## top
module top(
  input clk,
  input rst_n,
  input din_rx,
  output dout_tx_s1,
  output dout_tx_s2,
  output [31:0] addr_tx_s1,
  output [31:0] addr_tx_s2
    );
For scale: roughly 480 flip-flops, ~69 I/O pins, about 18000 um^2 of cells after synthesis.
make LEC_CHECK=0 CAP_MARGIN=20 CORE_ASPECT_RATIO=1.15 CORE_MARGIN=2 CORE_UTILIZATION=68 PLACE_DENSITY=0.6 SLEW_MARGIN=20 finish   # period 5.0 ns
run.sh (not shown) runs the stock make flow with config.mk's settings and CLKGATE_MAP_FILE=.
The baseline went through all stages and came out clean.
Edit:
Settings changed: ABC_AREA set to 1, CORE_ASPECT_RATIO 1.15 to unset, CTS_CLUSTER_SIZE set to 98.
Clock period 5.0 ns to 2.83 ns, I/O delays scaled along.
Effect: The new run finished but fails on setup timing; via count is higher by 30%; register-to-register slack degrades by 1.1 ns; worst hold slack got worse by 0.082 ns.
Edit:
Settings changed: ABC_AREA 1 to unset, CORE_UTILIZATION 68 to 40, CTS_CLUSTER_SIZE 98 to unset, SETUP_SLACK_MARGIN set to 0.34.
Clock period 2.83 ns to 4.09 ns, I/O delays scaled along.
Outcome: With this change the flow finished clean; worst setup slack improved by 0.71 ns; synthesized cell count falls by 26%; die size rises by 55%; routed wire length falls by 17%; power falls by about 30%.

---

Starting RTL as in the previous note.
Settings: LEC_CHECK=0, ABC_AREA=0, CAP_MARGIN=20, CELL_PAD_IN_SITES_DETAIL_PLACEMENT=2, CELL_PAD_IN_SITES_GLOBAL_PLACEMENT=2, CORE_ASPECT_RATIO=1.15, CORE_MARGIN=2, CORE_UTILIZATION=40, CTS_CLUSTER_DIAMETER=53, CTS_CLUSTER_SIZE=80, HOLD_SLACK_MARGIN=0.21, MIN_ROUTING_LAYER=met2, PLACE_DENSITY=0.87, SETUP_SLACK_MARGIN=-0.38, SLEW_MARGIN=40, TNS_END_PERCENT=30; clock period 5.0 ns.
The first run finished with timing, DRC and antenna clean.
Then changed:
ABC_AREA = 1   (was 0)
CAP_MARGIN = 5   (was 20)
CELL_PAD_IN_SITES_DETAIL_PLACEMENT = unset   (was 2)
CELL_PAD_IN_SITES_GLOBAL_PLACEMENT = 3   (was 2)
CORE_ASPECT_RATIO = unset   (was 1.15)
CTS_CLUSTER_DIAMETER = unset   (was 53)
CTS_CLUSTER_SIZE = unset   (was 80)
GPL_ROUTABILITY_DRIVEN = 0   (was unset)
HOLD_SLACK_MARGIN = unset   (was 0.21)
PLACE_DENSITY = 0.93   (was 0.87)
SETUP_SLACK_MARGIN = unset   (was -0.38)
SLEW_MARGIN = 20   (was 40)
TNS_END_PERCENT = unset   (was 30)
After rerunning: The new run finished but fails on DRC. Total power went up by 5.8%. Design area went up by 8.5%. Global-route usage went down by 5.3 points. Synthesized area went up by 8.7%.
Then changed:
ABC_AREA = 0   (was 1)
CELL_PAD_IN_SITES_DETAIL_PLACEMENT = 2   (was unset)
CELL_PAD_IN_SITES_GLOBAL_PLACEMENT = 2   (was 3)
CORE_MARGIN = 3   (was 2)
CTS_CLUSTER_SIZE = 36   (was unset)
GPL_ROUTABILITY_DRIVEN = 1   (was 0)
GPL_TIMING_DRIVEN = 0   (was unset)
HOLD_SLACK_MARGIN = -0.01   (was unset)
MIN_ROUTING_LAYER = met1   (was met2)
PLACE_DENSITY = unset   (was 0.93)
PLACE_DENSITY_LB_ADDON = 0.11   (was unset)
SETUP_SLACK_MARGIN = 1.21   (was unset)
SLEW_MARGIN = 30   (was 20)
TNS_END_PERCENT = 85   (was unset)
With this change the flow completed with no timing, DRC or antenna violations.
Power decreases by 0.55%.
Cell area falls by 4.9%.
Hold slack is better by 0.026 ns.
Utilization went up by 2.0 points.
Critical path depth drops by 12.
Worst setup slack improved by 0.41 ns.
Wire length went up by 11%.
Then changed:
ABC_AREA = 1   (was 0)
CAP_MARGIN = 20   (was 5)
CELL_PAD_IN_SITES_DETAIL_PLACEMENT = unset   (was 2)
CELL_PAD_IN_SITES_GLOBAL_PLACEMENT = unset   (was 2)
CORE_MARGIN = 2   (was 3)
CORE_UTILIZATION = 60   (was 40)
CTS_CLUSTER_SIZE = unset   (was 36)
GPL_ROUTABILITY_DRIVEN = unset   (was 1)
GPL_TIMING_DRIVEN = unset   (was 0)
HOLD_SLACK_MARGIN = unset   (was -0.01)
MIN_ROUTING_LAYER = unset   (was met1)
PLACE_DENSITY = 0.6   (was unset)
PLACE_DENSITY_LB_ADDON = unset   (was 0.11)
SETUP_SLACK_MARGIN = unset   (was 1.21)
SLEW_MARGIN = 20   (was 30)
TNS_END_PERCENT = unset   (was 85)
clock period = 3.45 ns   (was 5.0 ns; I/O delays follow)
After rerunning: Total power increases by 39%; final area increases by 4.7%; wire length decreases by 23%.
Then changed:
ABC_AREA = unset   (was 1)
CORE_UTILIZATION = 40   (was 60)
clock period = 4.09 ns   (was 3.45 ns; I/O delays follow)
Result: The new run went through all stages and came out clean. Power fell by 16%. Clock-buffer cell count is unchanged. Flip-flop count does not change. Routed wire length fell by 15%.
Then changed:
ABC_AREA = 1   (was unset)
CAP_MARGIN = 5   (was 20)
CELL_PAD_IN_SITES_GLOBAL_PLACEMENT = 3   (was unset)
PLACE_DENSITY = unset   (was 0.6)
clock period = 5.0 ns   (was 4.09 ns; I/O delays follow)
What happened: Final cell count is higher by a quarter to a third; setup slack gets better by 0.58 ns; worst hold slack gets worse by 0.015 ns; register-to-register slack gets better by 0.58 ns; wire length came out higher by a quarter to a third; die size is higher by a little under a tenth; global-route usage rises by 3.5 points; utilization went down by 0.68 points; combinational power climbs by a quarter to a third; sequential cell count does not change.

---

Setup of v40:
Starting RTL as in the previous note.
export LEC_CHECK = 0
export CAP_MARGIN = 20
export CORE_MARGIN = 2
export CORE_UTILIZATION = 68
export PLACE_DENSITY = 0.6
export SLEW_MARGIN = 20
create_clock -name core_clock -period 3.42 [get_ports {clk}]
Every stage of the flow completed for v40, and the final layout passed the timing, design-rule and antenna checks.
Setup changes, v40 to v57
Settings: removing PLACE_DENSITY (formerly 0.6); setting SETUP_SLACK_MARGIN to 0.76 for the first time; changing CORE_UTILIZATION from 68 to 64; changing the clock period (ns, I/O delays scaled along) from 3.42 to 4.03.
Findings:
In terms of area taken by flip-flops and latches, v57 and v40 differ only marginally.
v57 against v40: worst supply voltage drop on vdd climbed 18%; placer's final routability congestion estimate dropped 4.1%; fraction of synthesis flops using an asynchronous set or reset pin barely changed.
Modified inputs, v22 compared to v57
Settings: changing SETUP_SLACK_MARGIN from 0.76 to 0.84; setting PLACE_DENSITY_LB_ADDON to 0.01 for the first time; changing CORE_UTILIZATION from 64 to 72; changing the clock period (ns, I/O delays scaled along) from 4.03 to 3.33.
==> comparison <==
v57 | stages: all done | timing, DRC, antenna: all pass
No stage failed in v22, and the final checks on the layout all came back clean.
From v57 to v22 the numbers moved as follows: routed wire length increased by about 10% relative to the old numbers, number of instances on the worst hold path shows no meaningful change, clock-buffer cell count +about 6%, clock share of power moved down.
v22 ended up with dut1.pwdata_m[18] as its critical path capture point; v57 ended up with dut1.pwdata_m[10].
Modified inputs, v43 compared to v22
Settings: clearing PLACE_DENSITY_LB_ADDON, which used to be 0.01; putting PLACE_DENSITY at 0.6 where nothing was set; clearing SETUP_SLACK_MARGIN, which used to be 0.84; swapping 72 for 22 in CORE_UTILIZATION; swapping 3.33 for 4.09 in the clock period (ns, I/O delays scaled along).
Looking at register-to-register path setup slack, v43 sits above v22.
Of v43 and v22, it is v43 that has the lower combinational share of cell area.
The higher number of buffers outside the clock class in the layout of v43 and v22 is in v22.
Every run in the comparison, v43 and v22, completed the flow with a clean layout.
Diff v43 and v22: area of the core higher in v43
Re time the worst path needs with I/O delays and setup: v43 and v22 aren't equal, and the higher value belongs to v43.
## Diff of input files: v33 against v43
Settings: an added CTS_CLUSTER_DIAMETER of 130; a change of CORE_UTILIZATION from 22 to 70; a deleted PLACE_DENSITY that had been 0.6; an added ABC_AREA of 1; a change of the clock period (ns, I/O delays scaled along) from 4.09 to 2.27.
==> results <==
- Layout checks on v33: not met. Flow itself completed; violations: negative setup slack.
- Diff v43 -> v33 | actual transition at the worst max-transition pin | decrease of 0.19 ns
- Compared with v43, v33 shows via count of the first global-routing pass higher by 38%.
- v33 vs v43: insertion delay of the later-clocked pin in the worst-skew pair down
- v33 vs v43, core area went down by 66%.
- For v43, the source of the critical timing path was dut1.count2[0], unlike v33, where it was dut1.count1[0].
- Cell count listed in synth_stat.txt grows by more than a quarter when moving from v43 to v33.
- On post-layout minimum cycle time: v33 sits below v43.
- v43 → v33: antenna cell count neither gained nor lost much; areal power density over the cells picked up an extra about 60%.
- v33: routed via count is 39% higher than what v43 reported.
- The portion of the clock cycle consumed by the worst path in the final layout of v33 is higher than that of v43.
Power figures rest on the tool's default switching activity, not on a simulated workload.
